==> inputs of run a <==
// apollo_top
module apollo_top(
	input clk,
   input rst_n,
	input rs232_rx,	 
	output rs232_tx,	 
	input[7:0] in_ad_data,
	output out_ad_clk,
	output Sftclk,
	output Lchclk,
	output SDout,
	output test1,
	output test2
    );
clock: 4.4 ns
lec_check: 0
abc_area: 1
cap_margin: 0
core_aspect_ratio: 0.72
core_margin: 2
core_utilization: 72
cts_cluster_diameter: 360
cts_cluster_size: 15
hold_slack_margin: 0.3
place_density_lb_addon: 0.17
setup_slack_margin: 1.31
slew_margin: 20
run.sh (not shown) runs the stock make flow with config.mk's settings and CLKGATE_MAP_FILE=.
==> run b: changes against run a <==
Settings changed: ABC_AREA 1 to default, CAP_MARGIN 0 to 20, CORE_ASPECT_RATIO 0.72 to default, CORE_UTILIZATION 72 to 40, CTS_CLUSTER_DIAMETER 360 to default, CTS_CLUSTER_SIZE 15 to default, HOLD_SLACK_MARGIN 0.3 to default, PLACE_DENSITY from default to 0.6, PLACE_DENSITY_LB_ADDON 0.17 to default, SETUP_SLACK_MARGIN 1.31 to 0.16.
==> flow/constraint.sdc (replaced) <==
create_clock -name core_clock -period 7.88 [get_ports {clk}]
set_input_delay 1.5760 -clock core_clock [delete_from_list [all_inputs] [get_ports {clk}]]
set_output_delay 1.5760 -clock core_clock [all_outputs]
set_load 0.01 [all_outputs]
==> qor summary <==
                                                     run a       run b
Run status                no timing/DRC/antenna violations  no timing/DRC/antenna violations
Logic area                                      21,000 µm²  21,600 µm²
Post-synthesis cell area                        58,200 µm²  57,000 µm²
Antenna diode count                                      3           1
Inverter count                                         507         104
# nets final                                         6,848       4,553
Post-CTS Setup Inserts                                   2           0
Proportion of cell area occupied by registers        55.1%       53.5%
PD cells                                        353 nW/µm²  220 nW/µm²
Rows                                                    88         138
CTS HTree Levels                                         3           4
Worst stage delay on the critical path             0.55 ns     0.52 ns
Top-area cell type share of the netlist area         57.5%       58.7%
Leakage                                          0.0328 µW   0.0312 µW
Post-Place Cells                                     7,701       6,173
Routed length on met2                            52,500 µm   43,100 µm
Total wirelength of the detailed-routed design  114,000 µm   94,900 µm

* * *

==> ember: inputs <==
Starting RTL as in the previous note.
clock: 2.81 ns
lec_check: 0
abc_area: 1
cap_margin: 20
cell_pad_in_sites_detail_placement: 0
cell_pad_in_sites_global_placement: 1
core_aspect_ratio: 1.55
core_margin: 2
core_utilization: 57
cts_cluster_diameter: 360
cts_cluster_size: 15
gpl_routability_driven: 1
place_density_lb_addon: 0.18
slew_margin: 40
==> amber (differences from ember) <==
Settings changed: CELL_PAD_IN_SITES_DETAIL_PLACEMENT 0 to default, CELL_PAD_IN_SITES_GLOBAL_PLACEMENT 1 to default, CORE_ASPECT_RATIO 1.55 to default, CORE_UTILIZATION 57 to 72, CTS_CLUSTER_DIAMETER 360 to default, CTS_CLUSTER_SIZE 15 to default, GPL_ROUTABILITY_DRIVEN 1 to default, PLACE_DENSITY_LB_ADDON 0.18 to 0.28, SLEW_MARGIN 40 to 20.
==> flow/constraint.sdc (replaced) <==
create_clock -name core_clock -period 16.0 [get_ports {clk}]
set_input_delay 3.2000 -clock core_clock [delete_from_list [all_inputs] [get_ports {clk}]]
set_output_delay 3.2000 -clock core_clock [all_outputs]
set_load 0.01 [all_outputs]
==> changes_impl.md <==
### Physical design

- Cell family with the largest share of critical-path delay: flip-flops
- Final cell utilization of the core: between 60% and 70%
- Layout clock buffer count: 150
- CP required: 2.25 ns
- Fp util: between 50% and 60%
- Worst Skew: about 0.02 ns
- P_clk: 0.0136 W
- Worst Path Buf+Inv: 3
- H-tree Lvls: 3
- Status: complete, no violations
- Crit-path cells: inv_1 > ha_4 > nand2_1 > nor2_2 > nand2_1 > nand2_1 > nand2_2 > inv_2 > buf_6
- Comb area share: between 30% and 40%
(the above is from ember)
==> changes_impl.md <==
### Physical design

- Worst Path Buf+Inv: 4
- Crit-path cells: inv_1 > ha_1 > nand2_1 > inv_1 > o21ai_0 > nand2_1 > nand2_1 > nand2_1 > nand2_1 > inv_1 > clkdlybuf4s50_1
- Status: complete, no violations
- Worst Skew: ~0.025 ns
- Fp util: between 70 and 80%
- Cell family with the largest share of critical-path delay: buffers and inverters
(the above is from amber)
Power figures rest on the tool's default switching activity, not on a simulated workload.
